==> design.v <==
module ex2_1 (
	      input 		 clk, rst, validi,
	      input [31:0] 	 data_in,
	      output logic 	 valido, 
	      output logic [31:0] data_out
	      );
   enum 			 {S0, S1, S2} state, next;
   logic [31:0]  		 a1, a2, a3;
   logic [31:0]			 counter;
   always_ff @(posedge clk or posedge rst) begin
      if (rst) begin
	 data_out <= 32'b0;
	 valido <= 1'b0;
	 state = S0;
	 counter = 0;
	 a1 = 0;
	 a2 = 0;
	 a3 = 0;
      end
      else begin
	 case (state)
	   S0: begin
	      if (validi) 
		  	begin
		  		a1 = data_in;
		  		a2 += data_in;
		  		a3 *= data_in;
		  		data_out <= a2;
		 		if(counter > 2 && (counter % 3 == 0)) 
					begin
	 	 				valido <= 1'b1;
		 			end
		 		next = S1;
		 		counter += 1;
		  	end
		  else 
		  	begin
		 		next = S0;
		 		counter = 0;
				valido <= 1'b0;
	      	end
	   end
	   S1: begin
	      if (validi) 
		  	begin
		 		a1 *= data_in;
		 		a2 = data_in;
		 		a3 += data_in;
		 		data_out <= a3;
		 		if(counter > 2 && (counter % 3 == 1)) 
					begin
	 	 				valido <= 1'b1;
		 			end
		 		next = S2;
		 		counter += 1;
			end	      
		  else 
		  	begin
				next = S0;
				counter = 0;
				valido <= 1'b0;
		  	end
	   end
	   S2: begin
	      if (validi) 
		  	begin
		 		a1 += data_in;
		 		a2 *= data_in;
		 		a3 = data_in;
		 		data_out <= a1;
		 		if(counter % 3 == 2) 
					begin
		 				valido <= 1'b1;
		  			end
	      		next = S0;
		  		counter += 1;
			end
		  else 
		  	begin
				next = S0;
		 		counter = 0;
				valido <= 1'b0;
			end
	   end
	 endcase
	 state = next;
      end
   end
endmodule
==> run.sh <==
#!/bin/bash
# the make line also repeats each setting of config.mk as NAME=value (left out here)
make -C /OpenROAD-flow-scripts/flow DESIGN_CONFIG=/design/flow/config.mk WORK_HOME=/design/flow/orfs CLKGATE_MAP_FILE= finish
==> config.mk <==
export PLATFORM = sky130hd
export DESIGN_NAME = ex2_1
export DESIGN_NICKNAME = ex2_1
export VERILOG_FILES = /design/flow/design.v
export SDC_FILE = /design/flow/constraint.sdc
export NUM_CORES = 4
export LEC_CHECK = 0
export CAP_MARGIN = 20
export CORE_MARGIN = 2
export CORE_UTILIZATION = 71
export SLEW_MARGIN = 20
==> constraint.sdc <==
create_clock -name core_clock -period 8.75 [get_ports {clk}]
set_input_delay 1.7500 -clock core_clock [delete_from_list [all_inputs] [get_ports {clk}]]
set_output_delay 1.7500 -clock core_clock [all_outputs]
set_load 0.01 [all_outputs]
==> metrics.log, run 1 <==
[report] extracting results
[metrics] Fail Reasons: setup timing
[metrics] Worst Slack Setup Final: -0.708 ns
[metrics] number of buffers between clock root and the deepest sink: 2
[metrics] Adder-Cell Fraction of Synth Area: 50.5%
[metrics] Max Fanout on Critical Path: 7
[metrics] critical path launch point type: input pin
[metrics] cycle use final: 108%
[metrics] Late-Pin Clk Latency: 0.48 ns
[metrics] leading cell types by count after synthesis: sky130_fd_sc_hd__inv_1, sky130_fd_sc_hd__nand2_1, sky130_fd_sc_hd__fa_1
[metrics] Post-synth mux share: 0.205%
[metrics] crit path to: a2[31]$_DFFE_PP0P_
[metrics] global router's overall resource usage: 47.4%
[metrics] register area share after synthesis: 6.82%
[metrics] floorplan die area: 0.0874 mm²
[metrics] Final Net Count: 9265
[metrics] # IOs: 68
[metrics] final core occ: 81.7%
[metrics] synthesis-to-finish area growth: 13.6%
[metrics] Final Max Tran Viols: 0
[metrics] Post-Syn Nets: 8998
[metrics] setup repair after global routing missed its margin: true
[metrics] area of placed instances: 0.0646 mm²
[metrics] worst-case headroom to the max-slew limit: 27.7%
[metrics] cell area after layout: 0.0686 mm²
[metrics] CP Capture Type: flop
[metrics] number of cells after detailed placement: 8485
[metrics] yosys stat chip area: 0.0604 mm²
[metrics] clock tree from TritonCTS: yes
[metrics] number of instances in the synthesized netlist: 7265
[metrics] worst r2r path cells: 37
[metrics] simple-gate portion of the synthesized area: 16.8%
[metrics] netlist area before placement: 0.0604 mm²
[metrics] maximum level of the CTS H-tree: 4
[metrics] number of warnings reported in the yosys synthesis log: 1
[metrics] largest delay contributor family on the critical path: adder cells
[metrics] Main synth FF type: sky130_fd_sc_hd__dfrtp_1
[metrics] die outline width: 296 µm
[metrics] main combinational cell family by area after synthesis: adder cells
[metrics] class of the worst hold path: flop to flop
[metrics] most used cell along the critical path: sky130_fd_sc_hd__o21ai_2
[metrics] slack of the worst reg-to-reg path: 0.04 ns
[metrics] total clock buffers created by CTS: 17
[metrics] max-capacitance violation count: 0
[metrics] weighted congestion at the end of routability-driven global placement: 0.988
[metrics] number of buffers and inverters on the critical path: 6
[metrics] Detailed Route WL: 203 mm
[metrics] Critical R2R Launch: a2[6]$_DFFE_PP0P_
[metrics] Worst Min Path Start: next[1]$_DFF_P_
[metrics] count of different cell masters after synthesis: 102
[metrics] cell type contributing the most total cell area after synthesis: sky130_fd_sc_hd__fa_1
[metrics] first-pass GRT wire length: 310 mm
[metrics] initial drt markers: 5732
[metrics] share of the synthesized area in the top cell type: 40.7%
[metrics] vertical die size: 296 µm
[metrics] top cells by area in the synthesized netlist: sky130_fd_sc_hd__fa_1, sky130_fd_sc_hd__ha_1, sky130_fd_sc_hd__inv_1, sky130_fd_sc_hd__nand2_1, sky130_fd_sc_hd__dfrtp_1
[metrics] outcome: complete, but fails checks
[metrics] first-pass iteration count of the detailed router: 6
[metrics] Post-CTS Hold Buffers: 0
[metrics] final count of hold timing violations: 0
[metrics] reg-to-reg endpoint: a2[31]$_DFFE_PP0P_
[metrics] mean area per synthesized cell: 8.31 µm²
[metrics] clock slew at the register clock pins of the worst setup and hold paths: 0.07 ns
[metrics] number of cell instances after yosys synthesis: 7265
[metrics] standard cell with the maximum stage delay on the critical path: sky130_fd_sc_hd__fa_1
[metrics] via count of the first global-routing pass: 55.0k
[metrics] number of cells on the worst hold path: 2
[metrics] Non-Filler Instances: 8685
[metrics] compound-cell area share of the yosys netlist: 8.10%
[metrics] library cell with the highest instance count after synthesis: sky130_fd_sc_hd__inv_1
[metrics] Placement Setup Slack: -1.47 ns
[metrics] maximum clock frequency: 106 MHz
[metrics] drt via density: 6.12
[metrics] clock root cell: sky130_fd_sc_hd__clkbuf_16
[metrics] DP HPWL: 151 mm
[metrics] terminating pin of the worst hold path: state[1]$_DFF_PP0_
[metrics] setup violators final: 18
[metrics] final global-route overflow total: 0
[metrics] number of antenna violations at the first check in global routing: 11
[metrics] Worst setup startpoint: data_in[4]
[metrics] Residual DRC: 0
[metrics] count of warning messages emitted by the tools: 41
[metrics] WS Path Type: input pin to flop
[metrics] Synth async-reset ratio: 98.8%
[metrics] critical path's largest stage delay: 0.56 ns
[metrics] number of gates on the worst path with buffers counted: 41
[metrics] Hold Slack: 0.479 ns
[metrics] count of buffers inserted at the top-level ports: 67
[metrics] number of clock sinks: 165
[metrics] XOR/XNOR share of the synthesized area: 5.08%
[metrics] ys flops: 165
[metrics] initial cell density of the core: 71.9%
[metrics] number of flops mapped to enable cells by yosys: 0
[metrics] Crit path required time: 9.10 ns
[metrics] post-DR wirelength/cell: 23.4 µm
[metrics] Final min period: 9.46 ns
[metrics] arrival time at the worst endpoint: 9.81 ns
[metrics] actual slew at the worst max-slew pin: 1.08 ns
[metrics] Antenna Nets Post-Route: 0
[metrics] Layout Skew: 0.0160 ns
[metrics] vias after detailed routing: 53.2k
[metrics] area of the placeable core: 0.0840 mm²
[metrics] row count: 106
[metrics] largest net degree at the start of global routing: 201
[layout make-up]
| class | instances | area (µm²) |
|---|---|---|
| multi-input cells | 5097 | 50300 |
| fillers | 5407 | 15400 |
| repair buffers | 684 | 6270 |
| inverters | 1567 | 5890 |
| flip-flops and latches | 165 | 4120 |
| well taps | 1134 | 1420 |
| clock buffers | 19 | 443 |
| clock inverters | 13 | 124 |
| diodes | 6 | 15.0 |
[through the flow]
step | TNS [ns]
2_1_floorplan | -3.39
3_3_place_gp | -21.99
3_5_place_dp | -26.94
4_1_cts | -5.21
5_1_grt | -12.08
6_report | -6.26
[metal layers]
layer	track usage (%)	vias to the layer above	wire length (µm)
met3	16.3	990	29600
met4	27.7	10	15000
li1	-	22300	-
met2	70.7	3766	88100
met5	0	-	62
met1	60.1	26200	70600
[repair_timing]
| item | in CTS | in global routing |
|---|---|---|
| pin swaps | 141 | 209 |
| endpoints found under the setup margin | 26 | 34 |
| cloned | 8 | 3 |
| setup buffers | 110 | 74 |
| resized | 205 | 228 |
==> run 2, diff against run 1 <==
Settings changed: CELL_PAD_IN_SITES_GLOBAL_PLACEMENT from default to 0, CORE_UTILIZATION 71 to 66, CTS_CLUSTER_DIAMETER from default to 77, HOLD_SLACK_MARGIN from default to 0.3, MIN_ROUTING_LAYER from default to met1, PLACE_DENSITY_LB_ADDON from default to 0.15, TNS_END_PERCENT from default to 85.
Clock period 8.75 ns to 8.89 ns, I/O delays scaled along.
==> run 2 against run 1 <==
Global-route usage fell by 5.0 points; highest routed layer unchanged; the layout still fails its checks (setup timing); synthesized cell count is the same; worst hold slack improved by 0.0017 ns; clock-buffer cell count stayed put; area after synthesis is the same; register-to-register slack gained 0.11 ns; cell count up 0.28%; critical endpoint is now a3[28]$_DFFE_PP0P_.
==> metrics.log, run 2 <==
[report] extracting results
[metrics] count of warning messages emitted by the tools: 41 (unchanged)
[metrics] Synth async-reset ratio: 98.8% (unchanged)
[metrics] global router's overall resource usage: 42.4% (was 47.4%)
[metrics] XOR/XNOR share of the synthesized area: 5.08% (unchanged)
[metrics] most used cell along the critical path: sky130_fd_sc_hd__a21oi_2 (was sky130_fd_sc_hd__o21ai_2)
[metrics] class of the worst hold path: flop to flop (unchanged)
[metrics] MI comb area: 0.0503 mm² (about the same)
[metrics] # IOs: 68 (unchanged)
[metrics] Late-Pin Clk Latency: 0.49 ns (was 0.48 ns)
[metrics] Residual DRC: 0 (unchanged)
[metrics] Max Fanout on Critical Path: 7 (unchanged)
[metrics] largest net degree at the start of global routing: 201 (unchanged)
[metrics] terminating pin of the worst hold path: next[1]$_DFF_P_ (was state[1]$_DFF_PP0_)
[metrics] critical path's largest stage delay: 0.57 ns (was 0.56 ns)
[metrics] weighted congestion at the end of routability-driven global placement: 1.01 (was 0.988)
[metrics] number of instances in the synthesized netlist: 7265 (unchanged)
[metrics] main combinational cell family by area after synthesis: adder cells (unchanged)
[metrics] Worst setup startpoint: data_in[4] (unchanged)
[metrics] initial cell density of the core: 66.9% (was 71.9%)
[metrics] Post-synth mux share: 0.205% (unchanged)
[metrics] final global-route overflow total: 0 (unchanged)
[metrics] WS Path Type: input pin to flop (unchanged)
[metrics] library cell with the highest instance count after synthesis: sky130_fd_sc_hd__inv_1 (unchanged)
[metrics] number of warnings reported in the yosys synthesis log: 1 (unchanged)
[metrics] cycle use final: 105% (was 108%)
[metrics] mean area per synthesized cell: 8.31 µm² (unchanged)
[metrics] reg-to-reg endpoint: valido$_DFFE_PP0P_ (was a2[31]$_DFFE_PP0P_)
[metrics] standard cell with the maximum stage delay on the critical path: sky130_fd_sc_hd__fa_1 (unchanged)
[metrics] ys flops: 165 (unchanged)
[metrics] area of the placeable core: 0.0903 mm² (was 0.0840 mm²)
[metrics] clock slew at the register clock pins of the worst setup and hold paths: 0.07 ns (about the same)
[metrics] total clock buffers created by CTS: 17 (unchanged)
[metrics] Final min period: 9.34 ns
[metrics] number of buffers and inverters on the critical path: 8 (was 6)
[metrics] critical path launch point type: input pin (unchanged)
[metrics] vias after detailed routing: 52.5k (was 53.2k)
[metrics] worst-case headroom to the max-slew limit: 28.8% (was 27.7%)
[metrics] final count of hold timing violations: 0 (unchanged)
[metrics] Worst Min Path Start: next[1]$_DFF_P_ (unchanged)
[metrics] simple-gate portion of the synthesized area: 16.8% (unchanged)
[metrics] clock tree from TritonCTS: yes (unchanged)
[metrics] setup repair after global routing missed its margin: true (unchanged)
[metrics] die outline width: 306 µm (was 296 µm)
[metrics] outcome: complete, but fails checks (unchanged)
[metrics] Post-CTS Hold Buffers: 0 (unchanged)
[metrics] CP Capture Type: flop (unchanged)
[metrics] vertical die size: 306 µm (was 296 µm)
[metrics] actual slew at the worst max-slew pin: 1.07 ns (was 1.08 ns)
[metrics] Final Net Count: 9247 (was 9265)
[metrics] count of buffers inserted at the top-level ports: 67 (unchanged)
[metrics] yosys stat chip area: 0.0604 mm² (unchanged)
[metrics] number of flops mapped to enable cells by yosys: 0 (unchanged)
[metrics] Critical R2R Launch: counter[28]$_DFFE_PP0N_ (was a2[6]$_DFFE_PP0P_)
[metrics] count of different cell masters after synthesis: 102 (unchanged)
[metrics] number of gates on the worst path with buffers counted: 39 (was 41)
[metrics] Layout Skew: 0.0218 ns (was 0.0160 ns)
[metrics] initial drt markers: 5086 (was 5732)
[metrics] number of cells on the worst hold path: 1 (was 2)
[metrics] slack of the worst reg-to-reg path: 0.15 ns (was 0.04 ns)
[metrics] synthesis-to-finish area growth: 13.3% (was 13.6%)
[metrics] first-pass GRT wire length: 303 mm (was 310 mm)
[metrics] maximum clock frequency: 107 MHz
[metrics] Fail Reasons: setup timing (unchanged)
[metrics] netlist area before placement: 0.0604 mm² (unchanged)
[metrics] compound-cell area share of the yosys netlist: 8.10% (unchanged)
[metrics] arrival time at the worst endpoint: 9.70 ns (was 9.81 ns)
[metrics] Adder-Cell Fraction of Synth Area: 50.5% (unchanged)
[metrics] number of cells after detailed placement: 8519 (was 8485)
[metrics] Worst Slack Setup Final: -0.447 ns (was -0.708 ns)
[metrics] Final Max Tran Viols: 0 (unchanged)
[metrics] Post-Syn Nets: 8998 (unchanged)
[metrics] crit path to: a3[28]$_DFFE_PP0P_ (was a2[31]$_DFFE_PP0P_)
[metrics] number of cell instances after yosys synthesis: 7265 (unchanged)
[metrics] setup violators final: 14 (was 18)
[metrics] Crit path required time: 9.25 ns (was 9.10 ns)
[metrics] leading cell types by count after synthesis: sky130_fd_sc_hd__inv_1, sky130_fd_sc_hd__nand2_1, sky130_fd_sc_hd__fa_1 (unchanged)
[metrics] top cells by area in the synthesized netlist: sky130_fd_sc_hd__fa_1, sky130_fd_sc_hd__ha_1, sky130_fd_sc_hd__inv_1, sky130_fd_sc_hd__nand2_1, sky130_fd_sc_hd__dfrtp_1 (unchanged)
[metrics] final core occ: 75.7% (was 81.7%)
[metrics] drt via density: 6.02 (was 6.12)
[metrics] Placement Setup Slack: -1.13 ns (was -1.47 ns)
[metrics] first-pass iteration count of the detailed router: 6 (unchanged)
[metrics] floorplan die area: 0.0939 mm² (was 0.0874 mm²)
[metrics] cell type contributing the most total cell area after synthesis: sky130_fd_sc_hd__fa_1 (unchanged)
[metrics] Detailed Route WL: 197 mm (was 203 mm)
[metrics] number of antenna violations at the first check in global routing: 11 (unchanged)
[metrics] worst r2r path cells: 36 (was 37)
[metrics] row count: 110 (was 106)
[metrics] sequential cell area: 0.00413 mm² (was 0.00412 mm²)
[metrics] post-DR wirelength/cell: 22.7 µm (was 23.4 µm)
[metrics] via count of the first global-routing pass: 54.2k (was 55.0k)
[metrics] Main synth FF type: sky130_fd_sc_hd__dfrtp_1 (unchanged)
[metrics] clock root cell: sky130_fd_sc_hd__clkbuf_16 (unchanged)
[metrics] Non-Filler Instances: 8709 (was 8685)
[metrics] maximum level of the CTS H-tree: 4 (unchanged)
[metrics] number of buffers between clock root and the deepest sink: 2 (unchanged)
[metrics] number of fill cells: 6386 (was 5407)
[metrics] register area share after synthesis: 6.82% (unchanged)
[metrics] share of the synthesized area in the top cell type: 40.7% (unchanged)
[metrics] largest delay contributor family on the critical path: adder cells (unchanged)
[metrics] Antenna Nets Post-Route: 0 (unchanged)
[metrics] DP HPWL: 149 mm (was 151 mm)
[metrics] number of clock sinks: 165 (unchanged)
[metrics] max-capacitance violation count: 0 (unchanged)
==> run 2: cell type report <==
type	instances	share of cell area, %
multi-input cells	5098	73.6
repair buffers	665	8.76
inverters	1567	8.62
flip-flops and latches	165	6.04
well taps	1176	2.15
clock buffers	19	0.633
clock inverters	12	0.141
diodes	7	0.0256
==> run 2: what timing repair did <==
action	4_1_cts	5_1_grt
resized	141	284
gates cloned	5	5
setup buffers	70	78
pin swaps	126	237
setup endpoints to repair	21	30
==> run 2: through the flow <==
step	TNS, ns	area, µm²	hold WS (ns)
after CTS	-2.08	66500	0.483
after detailed placement	-20.65	64700	0.466
after global routing	-8.48	68400	0.501
after floorplan	-2.12	60700	0.437
final	-2.79	68400	0.481
after global placement	-16.17	64700	0.454
==> run 2: per-layer routing <==
metal  share of wire, %  routed length (µm)  global-route usage (%)
met3                 13               25700                    11.6
met5              0.026                  51                       0
met1                 36               70100                    54.8
met4                7.0               13900                    23.1
met2                 44               87700                    65.2
==> run 3, diff against run 2 <==
Settings changed: ABC_AREA from default to 1, CORE_ASPECT_RATIO from default to 1.04, CORE_UTILIZATION 66 to 72, CTS_CLUSTER_SIZE from default to 15, HOLD_SLACK_MARGIN 0.3 to -0.05, PLACE_DENSITY from default to 0.73, PLACE_DENSITY_LB_ADDON 0.15 to default, SETUP_SLACK_MARGIN from default to 1.93.
Clock period 8.89 ns to 6.96 ns, I/O delays scaled along.
==> run 3 against run 2 <==
The run now fails in global routing; synthesized cell count grew 8.4%; area after synthesis is 0.67% lower; die area fell by 8.8%.
==> metrics.log, run 3 <==
[flow] collecting metrics
[metrics] outcome: aborted with a tool error (was complete, but fails checks)
[metrics] halt point of the flow: global routing
[metrics] Stop Error: [ERROR GRT-0232] Routing congestion too high. Check the congestion heatmap in the GUI.
[metrics] maximum level of the CTS H-tree: 4 (unchanged)
[metrics] global router's overall resource usage: 74.5%
[metrics] number of buffers between clock root and the deepest sink: 2 (unchanged)
[metrics] area of the placeable core: 0.0822 mm² (was 0.0903 mm²)
[metrics] netlist area before placement: 0.0600 mm² (was 0.0604 mm²)
[metrics] # IOs: 68 (unchanged)
[metrics] ys flops: 165 (unchanged)
[metrics] number of warnings reported in the yosys synthesis log: 1 (unchanged)
[metrics] clock root cell: sky130_fd_sc_hd__clkbuf_16 (unchanged)
[metrics] number of clock sinks: 165 (unchanged)
[metrics] XOR/XNOR share of the synthesized area: 3.11% (was 5.08%)
[metrics] final global-route overflow total: 4
[metrics] Post-Syn Nets: 9607 (was 8998)
[metrics] yosys stat chip area: 0.0600 mm² (was 0.0604 mm²)
[metrics] Synth async-reset ratio: 98.8% (unchanged)
[metrics] count of buffers inserted at the top-level ports: 67 (unchanged)
[metrics] number of cells after detailed placement: 9386 (was 8519)
[metrics] initial cell density of the core: 72.9% (was 66.9%)
[metrics] number of cell instances after yosys synthesis: 7874 (was 7265)
[metrics] register area share after synthesis: 6.87% (was 6.82%)
[metrics] number of instances in the synthesized netlist: 7874 (was 7265)
[metrics] leading cell types by count after synthesis: sky130_fd_sc_hd__nand2_1, sky130_fd_sc_hd__inv_1, sky130_fd_sc_hd__fa_1 (was sky130_fd_sc_hd__inv_1, sky130_fd_sc_hd__nand2_1, sky130_fd_sc_hd__fa_1)
[metrics] area of placed instances: 0.0672 mm² (was 0.0647 mm²)
[metrics] number of flops mapped to enable cells by yosys: 0 (unchanged)
[metrics] top cells by area in the synthesized netlist: sky130_fd_sc_hd__fa_1, sky130_fd_sc_hd__nand2_1, sky130_fd_sc_hd__inv_1, sky130_fd_sc_hd__ha_1, sky130_fd_sc_hd__dfrtp_1 (was sky130_fd_sc_hd__fa_1, sky130_fd_sc_hd__ha_1, sky130_fd_sc_hd__inv_1, sky130_fd_sc_hd__nand2_1, sky130_fd_sc_hd__dfrtp_1)
[metrics] floorplan die area: 0.0856 mm² (was 0.0939 mm²)
[metrics] count of different cell masters after synthesis: 55 (was 102)
[metrics] Main synth FF type: sky130_fd_sc_hd__dfrtp_1 (unchanged)
[metrics] die outline width: 287 µm (was 306 µm)
[metrics] library cell with the highest instance count after synthesis: sky130_fd_sc_hd__nand2_1 (was sky130_fd_sc_hd__inv_1)
[metrics] total clock buffers created by CTS: 17 (unchanged)
[metrics] share of the synthesized area in the top cell type: 41.0% (was 40.7%)
[metrics] Adder-Cell Fraction of Synth Area: 50.8% (was 50.5%)
[metrics] vertical die size: 298 µm (was 306 µm)
[metrics] cell type contributing the most total cell area after synthesis: sky130_fd_sc_hd__fa_1 (unchanged)
[metrics] compound-cell area share of the yosys netlist: 6.98% (was 8.10%)
[metrics] simple-gate portion of the synthesized area: 16.6% (was 16.8%)
[metrics] Post-synth mux share: 0% (was 0.205%)
[metrics] row count: 107 (was 110)
[metrics] DP HPWL: 160 mm (was 149 mm)
[metrics] mean area per synthesized cell: 7.62 µm² (was 8.31 µm²)
[metrics] main combinational cell family by area after synthesis: adder cells (unchanged)
[metrics] weighted congestion at the end of routability-driven global placement: 1.03 (was 1.01)
[run 3: per-layer routing]
metal  GRT overflow  GRT usage [%]
met1              0           76.8
met2              2           89.8
met3              0           60.1
met4              2           66.1
met5              0           42.9
[run 3: metrics by stage]
stage                     setup WS (ns)  setup TNS [ns]
after floorplan                   -1.31          -24.72
after global placement            -2.09          -72.85
after detailed placement          -2.21          -83.50
after CTS                         -1.54          -34.07
[run 3: timing repair]
item,CTS
hold endpoints to repair,0
gates resized,660
setup buffers,193
endpoints found under the setup margin,97
hold buffers,0
pin swaps,379
cloned,3
==> run 4, diff against run 3 <==
Settings changed: CELL_PAD_IN_SITES_GLOBAL_PLACEMENT 0 to default, CORE_ASPECT_RATIO 1.04 to default, CORE_UTILIZATION 72 to 68, CTS_CLUSTER_DIAMETER 77 to default, CTS_CLUSTER_SIZE 15 to default, HOLD_SLACK_MARGIN -0.05 to default, MIN_ROUTING_LAYER met1 to default, PLACE_DENSITY 0.73 to default, SETUP_SLACK_MARGIN 1.93 to default, TNS_END_PERCENT 85 to default.
Clock period 6.96 ns to 13.6 ns, I/O delays scaled along.
==> run 4 against run 3 <==
The run now finishes clean; synthesized cell count did not move; die area rose by 5.8%; area after synthesis did not move.
==> metrics.log, run 4 <==
[report] extracting results
[metrics] outcome: complete, no violations (was aborted with a tool error)
[metrics] Post-synth mux share: 0% (unchanged)
[metrics] XOR/XNOR share of the synthesized area: 3.11% (unchanged)
[metrics] cell type contributing the most total cell area after synthesis: sky130_fd_sc_hd__fa_1 (unchanged)
[metrics] first-pass iteration count of the detailed router: 8
[metrics] top cells by area in the synthesized netlist: sky130_fd_sc_hd__fa_1, sky130_fd_sc_hd__nand2_1, sky130_fd_sc_hd__inv_1, sky130_fd_sc_hd__ha_1, sky130_fd_sc_hd__dfrtp_1 (unchanged)
[metrics] count of warning messages emitted by the tools: 34
[metrics] register area share after synthesis: 6.87% (unchanged)
[metrics] actual slew at the worst max-slew pin: 1.19 ns
[metrics] Layout Skew: 0.0180 ns
[metrics] ys flops: 165 (unchanged)
[metrics] cell area after layout: 0.0620 mm²
[metrics] number of flops mapped to enable cells by yosys: 0 (unchanged)
[metrics] number of gates on the worst path with buffers counted: 42
[metrics] number of buffers and inverters on the critical path: 7
[metrics] count of buffers inserted at the top-level ports: 67 (unchanged)
[metrics] Hold Slack: 0.479 ns
[metrics] Crit path required time: 13.98 ns
[metrics] max-capacitance violation count: 0
[metrics] worst r2r path cells: 76
[metrics] vias after detailed routing: 50.3k
[metrics] largest delay contributor family on the critical path: adder cells
[metrics] die outline width: 301 µm (was 287 µm)
[metrics] worst-case headroom to the max-slew limit: 20.1%
[metrics] CP Capture Type: flop
[metrics] number of clock sinks: 165 (unchanged)
[metrics] total clock buffers created by CTS: 17 (unchanged)
[metrics] area of placed instances: 0.0614 mm² (was 0.0672 mm²)
[metrics] floorplan die area: 0.0906 mm² (was 0.0856 mm²)
[metrics] post-DR wirelength/cell: 20.6 µm
[metrics] netlist area before placement: 0.0600 mm² (unchanged)
[metrics] initial cell density of the core: 68.9% (was 72.9%)
[metrics] arrival time at the worst endpoint: 11.07 ns
[metrics] main combinational cell family by area after synthesis: adder cells (unchanged)
[metrics] synthesis-to-finish area growth: 3.39%
[metrics] leading cell types by count after synthesis: sky130_fd_sc_hd__nand2_1, sky130_fd_sc_hd__inv_1, sky130_fd_sc_hd__fa_1 (unchanged)
[metrics] critical path's largest stage delay: 0.57 ns
[metrics] Worst Min Path Start: next[1]$_DFF_P_
[metrics] row count: 108 (was 107)
[metrics] Synth async-reset ratio: 98.8% (unchanged)
[metrics] clock slew at the register clock pins of the worst setup and hold paths: 0.08 ns
[metrics] vertical die size: 301 µm (was 298 µm)
[metrics] number of cells after detailed placement: 8798 (was 9386)
[metrics] via count of the first global-routing pass: 51.8k
[metrics] number of fill cells: 7378
[metrics] number of antenna violations at the first check in global routing: 8
[metrics] drt via density: 5.70
[metrics] slack of the worst reg-to-reg path: 4.52 ns
[metrics] final global-route overflow total: 0
[metrics] Main synth FF type: sky130_fd_sc_hd__dfrtp_1 (unchanged)
[metrics] compound-cell area share of the yosys netlist: 6.98% (unchanged)
[metrics] mean area per synthesized cell: 7.62 µm² (unchanged)
[metrics] library cell with the highest instance count after synthesis: sky130_fd_sc_hd__nand2_1 (unchanged)
[metrics] Adder-Cell Fraction of Synth Area: 50.8% (unchanged)
[metrics] terminating pin of the worst hold path: state[1]$_DFF_PP0_
[metrics] number of instances in the synthesized netlist: 7874 (unchanged)
[metrics] Final min period: 10.68 ns
[metrics] clock tree from TritonCTS: yes
[metrics] number of cells on the worst hold path: 2
[metrics] number of warnings reported in the yosys synthesis log: 1 (unchanged)
[metrics] Critical R2R Launch: counter[31]$_DFFE_PP0N_
[metrics] DP HPWL: 139 mm (was 160 mm)
[metrics] reg-to-reg endpoint: valido$_DFFE_PP0P_
[metrics] area of the placeable core: 0.0870 mm² (was 0.0822 mm²)
[metrics] cts repair resizes: 0 (was 660)
[metrics] Late-Pin Clk Latency: 0.52 ns
[metrics] MI comb area: 0.0465 mm²
[metrics] Post-CTS Hold Buffers: 0 (unchanged)
[metrics] setup repair after global routing missed its margin: false
[metrics] maximum clock frequency: 93.6 MHz
[metrics] final setup TNS: 0 ns
[metrics] count of different cell masters after synthesis: 55 (unchanged)
[metrics] maximum level of the CTS H-tree: 4 (unchanged)
[metrics] weighted congestion at the end of routability-driven global placement: 0.962 (was 1.03)
[metrics] critical path launch point type: input pin
[metrics] initial drt markers: 4404
[metrics] Non-Filler Instances: 8833
[metrics] final count of hold timing violations: 0
[metrics] yosys stat chip area: 0.0600 mm² (unchanged)
[metrics] Worst setup startpoint: data_in[2]
[metrics] Antenna Nets Post-Route: 0
[metrics] most used cell along the critical path: sky130_fd_sc_hd__nand2_1
[metrics] Detailed Route WL: 182 mm
[metrics] standard cell with the maximum stage delay on the critical path: sky130_fd_sc_hd__buf_4
[metrics] clock root cell: sky130_fd_sc_hd__clkbuf_16 (unchanged)
[metrics] # IOs: 68 (unchanged)
[metrics] simple-gate portion of the synthesized area: 16.6% (unchanged)
[metrics] setup violators final: 0
[metrics] largest net degree at the start of global routing: 76
[metrics] Final Net Count: 9395
[metrics] share of the synthesized area in the top cell type: 41.0% (unchanged)
[metrics] WS Path Type: input pin to flop
[metrics] crit path to: a1[31]$_DFFE_PP0P_
[metrics] global router's overall resource usage: 42.2%
[metrics] first-pass GRT wire length: 289 mm
[metrics] Max Fanout on Critical Path: 40
[metrics] Post-Syn Nets: 9607 (unchanged)
[metrics] final core occ: 71.2%
[metrics] sequential cell area: 0.00412 mm²
[metrics] class of the worst hold path: flop to flop
[metrics] cycle use final: 78.6%
[metrics] number of buffers between clock root and the deepest sink: 2 (unchanged)
[metrics] number of buffers added for setup after CTS: 0 (was 193)
[metrics] Final Max Tran Viols: 0
[metrics] Residual DRC: 0
[metrics] number of cell instances after yosys synthesis: 7874 (unchanged)
run 4: per-stage QoR:
step / worst slack [ns]
2_1_floorplan: 3.24
3_3_place_gp: 2.67
3_5_place_dp: 2.59
4_1_cts: 3.05
5_1_grt: 2.46
6_report: 2.92
run 4: routing by layer:
layer / GRT usage [%] / routed length, µm
met4: 24.0 / 12400
met1: 55.2 / 67200
met3: 9.78 / 21000
met2: 65.0 / 81100
met5: 0 / 32
run 4: area by class of cell:
class,instances,area share [%]
multi-input cells,5207,75.0
inverters,2098,12.7
flip-flops and latches,165,6.65
well taps,1155,2.33
repair buffers,173,2.29
clock buffers,18,0.708
clock inverters,14,0.309
diodes,3,0.0121
==> run 5, diff against run 4 <==
Settings changed: ABC_AREA 1 to default, CORE_UTILIZATION 68 to 72, CTS_CLUSTER_SIZE from default to 100.
Clock period 13.6 ns to 10.2 ns, I/O delays scaled along.
==> run 5 against run 4 <==
Final area rose by 3.3%; non-clock buffer count rose by 181; global-route usage rose by 3.3 points; largest cell class unchanged.
==> metrics.log, run 5 <==
[report] extracting results
[metrics] terminating pin of the worst hold path: state[1]$_DFF_PP0_ (unchanged)
[metrics] number of instances in the synthesized netlist: 7265 (was 7874)
[metrics] slack of the worst reg-to-reg path: 0.69 ns (was 4.52 ns)
[metrics] area of the placeable core: 0.0833 mm² (was 0.0870 mm²)
[metrics] mean area per synthesized cell: 8.31 µm² (was 7.62 µm²)
[metrics] actual slew at the worst max-slew pin: 1.03 ns (was 1.19 ns)
[metrics] Adder-Cell Fraction of Synth Area: 50.5% (was 50.8%)
[metrics] netlist area before placement: 0.0604 mm² (was 0.0600 mm²)
[metrics] final count of hold timing violations: 0 (unchanged)
[metrics] via count of the first global-routing pass: 51.8k (about the same)
[metrics] Late-Pin Clk Latency: 0.48 ns (was 0.52 ns)
[metrics] library cell with the highest instance count after synthesis: sky130_fd_sc_hd__inv_1 (was sky130_fd_sc_hd__nand2_1)
[metrics] number of buffers and inverters on the critical path: 7 (unchanged)
[metrics] simple-gate portion of the synthesized area: 16.8% (was 16.6%)
[metrics] Post-Syn Nets: 8998 (was 9607)
[metrics] critical path's largest stage delay: 0.57 ns (about the same)
[metrics] outcome: complete, no violations (unchanged)
[metrics] count of warning messages emitted by the tools: 37 (was 34)
[metrics] register area share after synthesis: 6.82% (was 6.87%)
[metrics] max-capacitance violation count: 0 (unchanged)
[metrics] XOR/XNOR share of the synthesized area: 5.08% (was 3.11%)
[metrics] clock tree from TritonCTS: yes (unchanged)
[metrics] weighted congestion at the end of routability-driven global placement: 0.980 (was 0.962)
[metrics] cell type contributing the most total cell area after synthesis: sky130_fd_sc_hd__fa_1 (unchanged)
[metrics] crit path to: a3[28]$_DFFE_PP0P_ (was a1[31]$_DFFE_PP0P_)
[metrics] Antenna Nets Post-Route: 0 (unchanged)
[metrics] vias after detailed routing: 50.3k (about the same)
[metrics] yosys stat chip area: 0.0604 mm² (was 0.0600 mm²)
[metrics] synthesis-to-finish area growth: 6.05% (was 3.39%)
[metrics] largest net degree at the start of global routing: 201 (was 76)
[metrics] count of buffers inserted at the top-level ports: 67 (unchanged)
[metrics] main combinational cell family by area after synthesis: adder cells (unchanged)
[metrics] detailed route wirelength on metal2: 81.8 mm (was 81.1 mm)
[metrics] Synth async-reset ratio: 98.8% (unchanged)
[metrics] clock slew at the register clock pins of the worst setup and hold paths: 0.07 ns (was 0.08 ns)
[metrics] vertical die size: 294 µm (was 301 µm)
[metrics] row count: 106 (was 108)
[metrics] initial drt markers: 5078 (was 4404)
[metrics] clock root cell: sky130_fd_sc_hd__clkbuf_16 (unchanged)
[metrics] Critical R2R Launch: counter[27]$_DFFE_PP0N_ (was counter[31]$_DFFE_PP0N_)
[metrics] maximum level of the CTS H-tree: 4 (unchanged)
[metrics] share of the synthesized area in the top cell type: 40.7% (was 41.0%)
[metrics] ys flops: 165 (unchanged)
[metrics] Final Net Count: 8935 (was 9395)
[metrics] final setup TNS: 0 ns (unchanged)
[metrics] drt via density: 6.06 (was 5.70)
[metrics] number of cells on the worst hold path: 2 (unchanged)
[metrics] Post-CTS Hold Buffers: 0 (unchanged)
[metrics] worst r2r path cells: 34 (was 76)
[metrics] top cells by area in the synthesized netlist: sky130_fd_sc_hd__fa_1, sky130_fd_sc_hd__ha_1, sky130_fd_sc_hd__inv_1, sky130_fd_sc_hd__nand2_1, sky130_fd_sc_hd__dfrtp_1 (was sky130_fd_sc_hd__fa_1, sky130_fd_sc_hd__nand2_1, sky130_fd_sc_hd__inv_1, sky130_fd_sc_hd__ha_1, sky130_fd_sc_hd__dfrtp_1)
[metrics] maximum clock frequency: 102 MHz
[metrics] Layout Skew: 0.0153 ns (was 0.0180 ns)
[metrics] global router's overall resource usage: 45.5% (was 42.2%)
[metrics] arrival time at the worst endpoint: 10.18 ns (was 11.07 ns)
[metrics] reg-to-reg endpoint: valido$_DFFE_PP0P_ (unchanged)
[metrics] number of clock sinks: 165 (unchanged)
[metrics] number of cell instances after yosys synthesis: 7265 (was 7874)
[metrics] leading cell types by count after synthesis: sky130_fd_sc_hd__inv_1, sky130_fd_sc_hd__nand2_1, sky130_fd_sc_hd__fa_1 (was sky130_fd_sc_hd__nand2_1, sky130_fd_sc_hd__inv_1, sky130_fd_sc_hd__fa_1)
[metrics] Post-synth mux share: 0.205% (was 0%)
[metrics] total clock buffers created by CTS: 17 (unchanged)
[metrics] Main synth FF type: sky130_fd_sc_hd__dfrtp_1 (unchanged)
[metrics] Final Max Tran Viols: 0 (unchanged)
[metrics] Crit path required time: 10.57 ns (was 13.98 ns)
[metrics] class of the worst hold path: flop to flop (unchanged)
[metrics] most used cell along the critical path: sky130_fd_sc_hd__o21bai_1 (was sky130_fd_sc_hd__nand2_1)
[metrics] # IOs: 68 (unchanged)
[metrics] Worst Min Path Start: next[1]$_DFF_P_ (unchanged)
[metrics] number of antenna violations at the first check in global routing: 8 (unchanged)
[metrics] cycle use final: 96.2% (was 78.6%)
[metrics] first-pass GRT wire length: 296 mm (was 289 mm)
[metrics] wire length on met3: 25.4 mm (was 21.0 mm)
[metrics] Residual DRC: 0 (unchanged)
[metrics] standard cell with the maximum stage delay on the critical path: sky130_fd_sc_hd__fa_1 (was sky130_fd_sc_hd__buf_4)
[metrics] final global-route overflow total: 0 (unchanged)
[metrics] CP Capture Type: flop (unchanged)
[metrics] number of warnings reported in the yosys synthesis log: 1 (unchanged)
[metrics] initial cell density of the core: 72.5% (was 68.9%)
[metrics] compound-cell area share of the yosys netlist: 8.10% (was 6.98%)
[metrics] post-DR wirelength/cell: 22.8 µm (was 20.6 µm)
[metrics] WS Path Type: input pin to flop (unchanged)
[metrics] first-pass iteration count of the detailed router: 6 (was 8)
[metrics] Worst setup startpoint: data_in[2] (unchanged)
[metrics] setup violators final: 0 (unchanged)
[metrics] Non-Filler Instances: 8297 (was 8833)
[metrics] Worst Slack Setup Final: 0.390 ns (was 2.92 ns)
[metrics] number of flops mapped to enable cells by yosys: 0 (unchanged)
[metrics] Max Fanout on Critical Path: 17 (was 40)
[metrics] Detailed Route WL: 189 mm (was 182 mm)
[metrics] Placement Setup Slack: -0.755 ns (was 2.59 ns)
[metrics] DP HPWL: 145 mm (was 139 mm)
[metrics] critical path launch point type: input pin (unchanged)
[metrics] Post-Route M1 WL: 69.9 mm (was 67.2 mm)
[metrics] floorplan die area: 0.0862 mm² (was 0.0906 mm²)
[metrics] number of buffers between clock root and the deepest sink: 2 (unchanged)
[metrics] largest delay contributor family on the critical path: adder cells (unchanged)
[metrics] die outline width: 294 µm (was 301 µm)
[metrics] worst-case headroom to the max-slew limit: 31.1% (was 20.1%)
[metrics] Final min period: 9.81 ns
[metrics] uppermost layer routed: met5 (unchanged)
[metrics] number of cells after detailed placement: 8249 (was 8798)
[metrics] number of gates on the worst path with buffers counted: 39 (was 42)
[metrics] count of different cell masters after synthesis: 102 (was 55)
run 5: layer usage:
metal,global-route usage [%],vias up
li1,-,21600
met1,61.6,24900
met2,67.3,3103
met3,12.5,695
met4,23.7,8
met5,0,-
run 5: metrics by stage:
step	hold WS, ns	instance area [µm²]	utilization (%)
2_1_floorplan	0.437	60400	-
3_3_place_gp	0.455	63000	75.6
3_5_place_dp	0.459	63000	75.6
4_1_cts	0.468	63600	76.3
5_1_grt	0.478	64000	76.9
6_report	0.475	64000	76.9
run 5: cell type report:
cell class | count | area (µm²)
clock buffer | 21 | 460
clock inverter | 11 | 114
sequential | 165 | 4120
antenna | 2 | 5.00
multi-input combinational | 5097 | 49000
tap | 1080 | 1350
fill | 6206 | 19300
inverter | 1567 | 5890
timing repair buffer | 354 | 3090
run 5: timing repair:
| action | in CTS | in global routing |
|---|---|---|
| setup buffers | 0 | 12 |
| gates resized | 11 | 100 |
| endpoints found under the setup margin | 6 | 18 |
| cloned | 0 | 2 |
| pin swaps | 1 | 38 |
==> run 6, diff against run 5 <==
Settings changed: CAP_MARGIN 20 to 10, CELL_PAD_IN_SITES_DETAIL_PLACEMENT from default to 2, CELL_PAD_IN_SITES_GLOBAL_PLACEMENT from default to 0, CORE_MARGIN 2 to 9, CORE_UTILIZATION 72 to 17, CTS_CLUSTER_DIAMETER from default to 77, CTS_CLUSTER_SIZE 100 to default, GPL_ROUTABILITY_DRIVEN from default to 0, HOLD_SLACK_MARGIN from default to 0.13, MIN_ROUTING_LAYER from default to met2, PLACE_DENSITY_LB_ADDON from default to 0.15, TNS_END_PERCENT from default to 85.
Clock period 10.2 ns to 7.17 ns, I/O delays scaled along.
==> run 6 against run 5 <==
The layout now fails its checks (setup timing); die area rose to 4.4 times the previous value; via count up 43%; first-iteration DRC count up 47%; critical endpoint is now a1[31]$_DFFE_PP0P_; critical path type unchanged.
==> metrics.log, run 6 <==
[report] extracting results
[metrics] outcome: complete, but fails checks (was complete, no violations)
[metrics] Fail Reasons: setup timing
[metrics] initial drt markers: 7468 (was 5078)
[metrics] simple-gate portion of the synthesized area: 16.8% (unchanged)
[metrics] CP Capture Type: flop (unchanged)
[metrics] standard cell with the maximum stage delay on the critical path: sky130_fd_sc_hd__fa_1 (unchanged)
[metrics] mean area per synthesized cell: 8.31 µm² (unchanged)
[metrics] number of buffers and inverters on the critical path: 10 (was 7)
[metrics] vertical die size: 614 µm (was 294 µm)
[metrics] drt via density: 5.64 (was 6.06)
[metrics] WS Path Type: input pin to flop (unchanged)
[metrics] arrival time at the worst endpoint: 9.53 ns (was 10.18 ns)
[metrics] maximum clock frequency: 111 MHz
[metrics] global-route met3 utilization: 34.3% (was 12.5%)
[metrics] die outline width: 614 µm (was 294 µm)
[metrics] largest net degree at the start of global routing: 106 (was 201)
[metrics] sequential cell area: 0.00412 mm² (about the same)
[metrics] crit path to: a1[31]$_DFFE_PP0P_ (was a3[28]$_DFFE_PP0P_)
[metrics] number of cell instances after yosys synthesis: 7265 (unchanged)
[metrics] Worst setup startpoint: data_in[4] (was data_in[2])
[metrics] critical path launch point type: input pin (unchanged)
[metrics] register area share after synthesis: 6.82% (unchanged)
[metrics] count of warning messages emitted by the tools: 39 (was 37)
[metrics] number of instances in the synthesized netlist: 7265 (unchanged)
[metrics] final global-route overflow total: 0 (unchanged)
[metrics] count of buffers inserted at the top-level ports: 67 (unchanged)
[metrics] Layout Skew: 0.0277 ns (was 0.0153 ns)
[metrics] number of fill cells: 40.5k (was 6206)
[metrics] met2 usage in global routing: 27.4% (was 67.3%)
[metrics] Critical R2R Launch: counter[29]$_DFFE_PP0N_ (was counter[27]$_DFFE_PP0N_)
[metrics] met1 usage in global routing: 0% (was 61.6%)
[metrics] # IOs: 68 (unchanged)
[metrics] yosys stat chip area: 0.0604 mm² (unchanged)
[metrics] Non-Filler Instances: 12.8k (was 8297)
[metrics] setup repair after global routing missed its margin: true
[metrics] peak-usage layer in the global routing report: met3 (was met2)
[metrics] first-pass iteration count of the detailed router: 7 (was 6)
[metrics] compound-cell area share of the yosys netlist: 8.10% (unchanged)
[metrics] number of gates on the worst path with buffers counted: 41 (was 39)
[metrics] clock root cell: sky130_fd_sc_hd__clkbuf_16 (unchanged)
[metrics] setup violators final: 47 (was 0)
[metrics] global router's overall resource usage: 24.0% (was 45.5%)
[metrics] MI comb area: 0.0517 mm² (was 0.0490 mm²)
[metrics] initial cell density of the core: 17.1% (was 72.5%)
[metrics] post-DR wirelength/cell: 23.8 µm (was 22.8 µm)
[metrics] main combinational cell family by area after synthesis: adder cells (unchanged)
[metrics] via count of the first global-routing pass: 91.1k (was 51.8k)
[metrics] maximum level of the CTS H-tree: 4 (unchanged)
[metrics] Post-CTS Hold Buffers: 0 (unchanged)
[metrics] total clock buffers created by CTS: 25 (was 17)
[metrics] number of cells on the worst hold path: 1 (was 2)
[metrics] Post-Syn Nets: 8998 (unchanged)
[metrics] Detailed Route WL: 303 mm (was 189 mm)
[metrics] Post-synth mux share: 0.205% (unchanged)
[metrics] number of antenna violations at the first check in global routing: 3 (was 8)
[metrics] most used cell along the critical path: sky130_fd_sc_hd__a21boi_2 (was sky130_fd_sc_hd__o21bai_1)
[metrics] top cells by area in the synthesized netlist: sky130_fd_sc_hd__fa_1, sky130_fd_sc_hd__ha_1, sky130_fd_sc_hd__inv_1, sky130_fd_sc_hd__nand2_1, sky130_fd_sc_hd__dfrtp_1 (unchanged)
[metrics] library cell with the highest instance count after synthesis: sky130_fd_sc_hd__inv_1 (unchanged)
[metrics] Placement Setup Slack: -3.16 ns (was -0.755 ns)
[metrics] synthesis-to-finish area growth: 29.6% (was 6.05%)
[metrics] slack of the worst reg-to-reg path: -1.49 ns (was 0.69 ns)
[metrics] Antenna Nets Post-Route: 0 (unchanged)
[metrics] row count: 218 (was 106)
[metrics] vias after detailed routing: 71.9k (was 50.3k)
[metrics] reg-to-reg endpoint: valido$_DFFE_PP0P_ (unchanged)
[metrics] share of the synthesized area in the top cell type: 40.7% (unchanged)
[metrics] XOR/XNOR share of the synthesized area: 5.08% (unchanged)
[metrics] DP HPWL: 240 mm (was 145 mm)
[metrics] Max Fanout on Critical Path: 6 (was 17)
[metrics] number of warnings reported in the yosys synthesis log: 1 (unchanged)
[metrics] area of the placeable core: 0.353 mm² (was 0.0833 mm²)
[metrics] Final min period: 9.03 ns
[metrics] Final Max Tran Viols: 0 (unchanged)
[metrics] number of cells after detailed placement: 12.6k (was 8249)
[metrics] Late-Pin Clk Latency: 0.64 ns (was 0.48 ns)
[metrics] ys flops: 165 (unchanged)
[metrics] actual slew at the worst max-slew pin: 1.01 ns (was 1.03 ns)
[metrics] Synth async-reset ratio: 98.8% (unchanged)
[metrics] class of the worst hold path: flop to flop (unchanged)
[metrics] max-capacitance violation count: 0 (unchanged)
[metrics] floorplan die area: 0.377 mm² (was 0.0862 mm²)
[metrics] netlist area before placement: 0.0604 mm² (unchanged)
[metrics] first-pass GRT wire length: 439 mm (was 296 mm)
[metrics] clock slew at the register clock pins of the worst setup and hold paths: 0.10 ns (was 0.07 ns)
[metrics] final core occ: 22.2% (was 76.9%)
[metrics] count of different cell masters after synthesis: 102 (unchanged)
[metrics] Worst Slack Setup Final: -1.86 ns (was 0.390 ns)
[metrics] worst-case headroom to the max-slew limit: 32.0% (was 31.1%)
[metrics] Main synth FF type: sky130_fd_sc_hd__dfrtp_1 (unchanged)
[metrics] critical path's largest stage delay: 0.58 ns (was 0.57 ns)
[metrics] final count of hold timing violations: 0 (unchanged)
[metrics] number of buffers between clock root and the deepest sink: 3 (was 2)
[metrics] Crit path required time: 7.68 ns (was 10.57 ns)
[metrics] cycle use final: 126% (was 96.2%)
[metrics] leading cell types by count after synthesis: sky130_fd_sc_hd__inv_1, sky130_fd_sc_hd__nand2_1, sky130_fd_sc_hd__fa_1 (unchanged)
[metrics] Final Net Count: 9709 (was 8935)
[metrics] cell type contributing the most total cell area after synthesis: sky130_fd_sc_hd__fa_1 (unchanged)
[metrics] number of clock sinks: 165 (unchanged)
[metrics] terminating pin of the worst hold path: data_out[7]$_DFFE_PP0P_ (was state[1]$_DFF_PP0_)
[metrics] Worst Min Path Start: data_out[7]$_DFFE_PP0P_ (was next[1]$_DFF_P_)
[metrics] Adder-Cell Fraction of Synth Area: 50.5% (unchanged)
[metrics] largest delay contributor family on the critical path: adder cells (unchanged)
[metrics] clock tree from TritonCTS: yes (unchanged)
[metrics] worst r2r path cells: 40 (was 34)
[metrics] number of flops mapped to enable cells by yosys: 0 (unchanged)
[metrics] Residual DRC: 0 (unchanged)
run 6: cell type report:
cell class | count | share of cell area [%]
antenna | 43 | 0.137
clock buffer | 29 | 0.844
clock inverter | 3 | 0.0224
inverter | 1567 | 7.54
multi-input combinational | 5097 | 66.1
sequential | 165 | 5.27
tap | 4730 | 7.56
timing repair buffer | 1120 | 12.6
run 6: per-stage QoR:
stage               cell area [µm²]  TNS (ns)  hold slack (ns)
floorplan                     60900    -40.58            0.437
global placement              73400   -114.27            0.465
detailed placement            73400   -121.34            0.463
CTS                           76600    -52.07            0.487
global route                  78200    -64.97            0.523
finish                        78300    -48.37            0.484
run 6: per-layer routing:
metal	part of all wire [%]	vias to the layer above	wire [µm]
li1	-	23100	-
met3	43	1218	132000
met5	2.0	-	6200
met2	50	21800	152000
met4	4.4	118	13500
met1	0	25700	0
run 6: what timing repair did:
action / CTS / global route
setup endpoints to repair: 62 / 69
pin swaps: 229 / 219
gates cloned: 3 / 0
hold endpoints to repair: 0 / 0
setup buffers: 111 / 64
resized: 379 / 337
==> run 7, diff against run 6 <==
Settings changed: ABC_AREA from default to 1, CAP_MARGIN 10 to 15, CELL_PAD_IN_SITES_DETAIL_PLACEMENT 2 to default, CORE_MARGIN 9 to 2, CORE_UTILIZATION 17 to 71, CTS_CLUSTER_DIAMETER 77 to 223, GPL_ROUTABILITY_DRIVEN 0 to default, HOLD_SLACK_MARGIN 0.13 to default, MIN_ROUTING_LAYER met2 to met1, PLACE_DENSITY_LB_ADDON 0.15 to default, SETUP_SLACK_MARGIN from default to 2.21, TNS_END_PERCENT 85 to 5.
Clock period 7.17 ns to 7.64 ns, I/O delays scaled along.
==> run 7 against run 6 <==
Still fails the layout checks on setup timing; worst hold slack worse by 0.0072 ns; largest cell class unchanged; clock-buffer cell count decreased by 12; via count fell by 20%; clock skew decreased by 0.0059 ns; worst setup slack better by 0.37 ns; final area down 11%; global-route usage up 28 points.
==> metrics.log, run 7 <==
[report] extracting results
[metrics] outcome: complete, but fails checks (unchanged)
[metrics] Fail Reasons: setup timing (unchanged)
[metrics] maximum level of the CTS H-tree: 4 (unchanged)
[metrics] initial drt markers: 7659 (was 7468)
[metrics] slack of the worst reg-to-reg path: -1.49 ns (about the same)
[metrics] final setup TNS: -19.95 ns (was -48.37 ns)
[metrics] number of warnings reported in the yosys synthesis log: 1 (unchanged)
[metrics] CP Capture Type: flop (unchanged)
[metrics] Crit path required time: 8.03 ns (was 7.68 ns)
[metrics] Late-Pin Clk Latency: 0.53 ns (was 0.64 ns)
[metrics] Synth async-reset ratio: 98.8% (unchanged)
[metrics] Non-Filler Instances: 9447 (was 12.8k)
[metrics] Post-Syn Nets: 9607 (was 8998)
[metrics] simple-gate portion of the synthesized area: 16.6% (was 16.8%)
[metrics] Final Max Tran Viols: 0 (unchanged)
[metrics] Detailed Route WL: 228 mm (was 303 mm)
[metrics] drt via density: 6.09 (was 5.64)
[metrics] Antenna Nets Post-Route: 0 (unchanged)
[metrics] first-pass iteration count of the detailed router: 9 (was 7)
[metrics] number of instances in the synthesized netlist: 7874 (was 7265)
[metrics] top cells by area in the synthesized netlist: sky130_fd_sc_hd__fa_1, sky130_fd_sc_hd__nand2_1, sky130_fd_sc_hd__inv_1, sky130_fd_sc_hd__ha_1, sky130_fd_sc_hd__dfrtp_1 (was sky130_fd_sc_hd__fa_1, sky130_fd_sc_hd__ha_1, sky130_fd_sc_hd__inv_1, sky130_fd_sc_hd__nand2_1, sky130_fd_sc_hd__dfrtp_1)
[metrics] via count of the first global-routing pass: 58.9k (was 91.1k)
[metrics] global router's overall resource usage: 51.8% (was 24.0%)
[metrics] vias after detailed routing: 57.5k (was 71.9k)
[metrics] critical path's largest stage delay: 0.44 ns (was 0.58 ns)
[metrics] largest net degree at the start of global routing: 91 (was 106)
[metrics] first-pass GRT wire length: 333 mm (was 439 mm)
[metrics] number of cells after detailed placement: 9327 (was 12.6k)
[metrics] terminating pin of the worst hold path: state[1]$_DFF_PP0_ (was data_out[7]$_DFFE_PP0P_)
[metrics] register area share after synthesis: 6.87% (was 6.82%)
[metrics] Final min period: 9.13 ns
[metrics] share of the synthesized area in the top cell type: 41.0% (was 40.7%)
[metrics] floorplan die area: 0.0868 mm² (was 0.377 mm²)
[metrics] total clock buffers created by CTS: 17 (was 25)
[metrics] # IOs: 68 (unchanged)
[metrics] number of buffers and inverters on the critical path: 6 (was 10)
[metrics] leading cell types by count after synthesis: sky130_fd_sc_hd__nand2_1, sky130_fd_sc_hd__inv_1, sky130_fd_sc_hd__fa_1 (was sky130_fd_sc_hd__inv_1, sky130_fd_sc_hd__nand2_1, sky130_fd_sc_hd__fa_1)
[metrics] weighted congestion at the end of routability-driven global placement: 1.05
[metrics] setup violators final: 40 (was 47)
[metrics] ys flops: 165 (unchanged)
[metrics] compound-cell area share of the yosys netlist: 6.98% (was 8.10%)
[metrics] largest delay contributor family on the critical path: simple AND/OR/NAND/NOR gates (was adder cells)
[metrics] worst r2r path cells: 79 (was 40)
[metrics] netlist area before placement: 0.0600 mm² (was 0.0604 mm²)
[metrics] arrival time at the worst endpoint: 9.52 ns (was 9.53 ns)
[metrics] Hold Slack: 0.477 ns (was 0.484 ns)
[metrics] Final Net Count: 10.0k (was 9709)
[metrics] Residual DRC: 0 (unchanged)
[metrics] Adder-Cell Fraction of Synth Area: 50.8% (was 50.5%)
[metrics] cycle use final: 120% (was 126%)
[metrics] number of cell instances after yosys synthesis: 7874 (was 7265)
[metrics] clock tree from TritonCTS: yes (unchanged)
[metrics] area of the placeable core: 0.0837 mm² (was 0.353 mm²)
[metrics] XOR/XNOR share of the synthesized area: 3.11% (was 5.08%)
[metrics] setup repair after global routing missed its margin: true (unchanged)
[metrics] number of cells on the worst hold path: 2 (was 1)
[metrics] clock root cell: sky130_fd_sc_hd__clkbuf_16 (unchanged)
[metrics] count of buffers inserted at the top-level ports: 67 (unchanged)
[metrics] library cell with the highest instance count after synthesis: sky130_fd_sc_hd__nand2_1 (was sky130_fd_sc_hd__inv_1)
[metrics] yosys stat chip area: 0.0600 mm² (was 0.0604 mm²)
[metrics] post-DR wirelength/cell: 24.1 µm (was 23.8 µm)
[metrics] initial cell density of the core: 71.7% (was 17.1%)
[metrics] number of flops mapped to enable cells by yosys: 0 (unchanged)
[metrics] Post-synth mux share: 0% (was 0.205%)
[metrics] number of antenna violations at the first check in global routing: 16 (was 3)
[metrics] count of warning messages emitted by the tools: 38 (was 39)
[metrics] Placement Setup Slack: -1.69 ns (was -3.16 ns)
[metrics] Worst setup startpoint: counter[31]$_DFFE_PP0N_ (was data_in[4])
[metrics] number of buffers between clock root and the deepest sink: 2 (was 3)
[metrics] maximum clock frequency: 110 MHz
[metrics] vertical die size: 295 µm (was 614 µm)
[metrics] number of gates on the worst path with buffers counted: 79 (was 41)
[metrics] final global-route overflow total: 0 (unchanged)
[metrics] standard cell with the maximum stage delay on the critical path: sky130_fd_sc_hd__dfrtp_1 (was sky130_fd_sc_hd__fa_1)
[metrics] number of clock sinks: 165 (unchanged)
[metrics] die outline width: 295 µm (was 614 µm)
[metrics] actual slew at the worst max-slew pin: 1.22 ns (was 1.01 ns)
[metrics] class of the worst hold path: flop to flop (unchanged)
[metrics] Layout Skew: 0.0219 ns (was 0.0277 ns)
[metrics] worst-case headroom to the max-slew limit: 18.4% (was 32.0%)
[metrics] synthesis-to-finish area growth: 16.0% (was 29.6%)
[metrics] main combinational cell family by area after synthesis: adder cells (unchanged)
[metrics] Max Fanout on Critical Path: 7 (was 6)
[metrics] row count: 106 (was 218)
[metrics] DP HPWL: 170 mm (was 240 mm)
[metrics] max-capacitance violation count: 0 (unchanged)
[metrics] WS Path Type: flop to flop (was input pin to flop)
[metrics] Main synth FF type: sky130_fd_sc_hd__dfrtp_1 (unchanged)
[metrics] Worst Slack Setup Final: -1.49 ns (was -1.86 ns)
[metrics] Critical R2R Launch: counter[31]$_DFFE_PP0N_ (was counter[29]$_DFFE_PP0N_)
[metrics] cell type contributing the most total cell area after synthesis: sky130_fd_sc_hd__fa_1 (unchanged)
[metrics] reg-to-reg endpoint: valido$_DFFE_PP0P_ (unchanged)
[metrics] most used cell along the critical path: sky130_fd_sc_hd__nand2_2 (was sky130_fd_sc_hd__a21boi_2)
[metrics] count of different cell masters after synthesis: 55 (was 102)
[metrics] clock slew at the register clock pins of the worst setup and hold paths: 0.10 ns (about the same)
[metrics] final count of hold timing violations: 0 (unchanged)
[metrics] critical path launch point type: flop (was input pin)
[metrics] Worst Min Path Start: next[1]$_DFF_P_ (was data_out[7]$_DFFE_PP0P_)
[metrics] crit path to: valido$_DFFE_PP0P_ (was a1[31]$_DFFE_PP0P_)
[metrics] mean area per synthesized cell: 7.62 µm² (was 8.31 µm²)
[run 7: metrics by stage]
stage / util [%] / area [µm²]
4_1_cts: 81.3 / 68000
5_1_grt: 83.1 / 69500
3_5_place_dp: 78.9 / 66000
3_3_place_gp: 78.9 / 66000
2_1_floorplan: - / 60400
6_report: 83.1 / 69600
[run 7: layer usage]
metal | GRT usage [%] | up-vias | share of wire [%] | routed length [µm]
met5 | 0 | - | 0.044 | 101
met4 | 37.8 | 12 | 9.6 | 21800
met3 | 19.6 | 1558 | 17 | 38300
met2 | 75.3 | 4847 | 41 | 94300
met1 | 63.4 | 27400 | 32 | 73500
li1 | - | 23700 | - | -
[run 7: timing repair]
item / 4_1_cts / 5_1_grt
pin swaps: 124 / 228
hold buffers: 0 / 0
resized: 252 / 281
setup buffers: 27 / 47
gates cloned: 1 / 1
endpoints found under the setup margin: 94 / 95
[run 7: layout make-up]
cell class / instances / area, µm²
sequential: 165 / 4120
multi-input combinational: 5207 / 48500
fill: 5187 / 14100
timing repair buffer: 799 / 7020
antenna: 12 / 30.0
clock buffer: 17 / 425
inverter: 2098 / 7890
tap: 1134 / 1420
clock inverter: 15 / 181
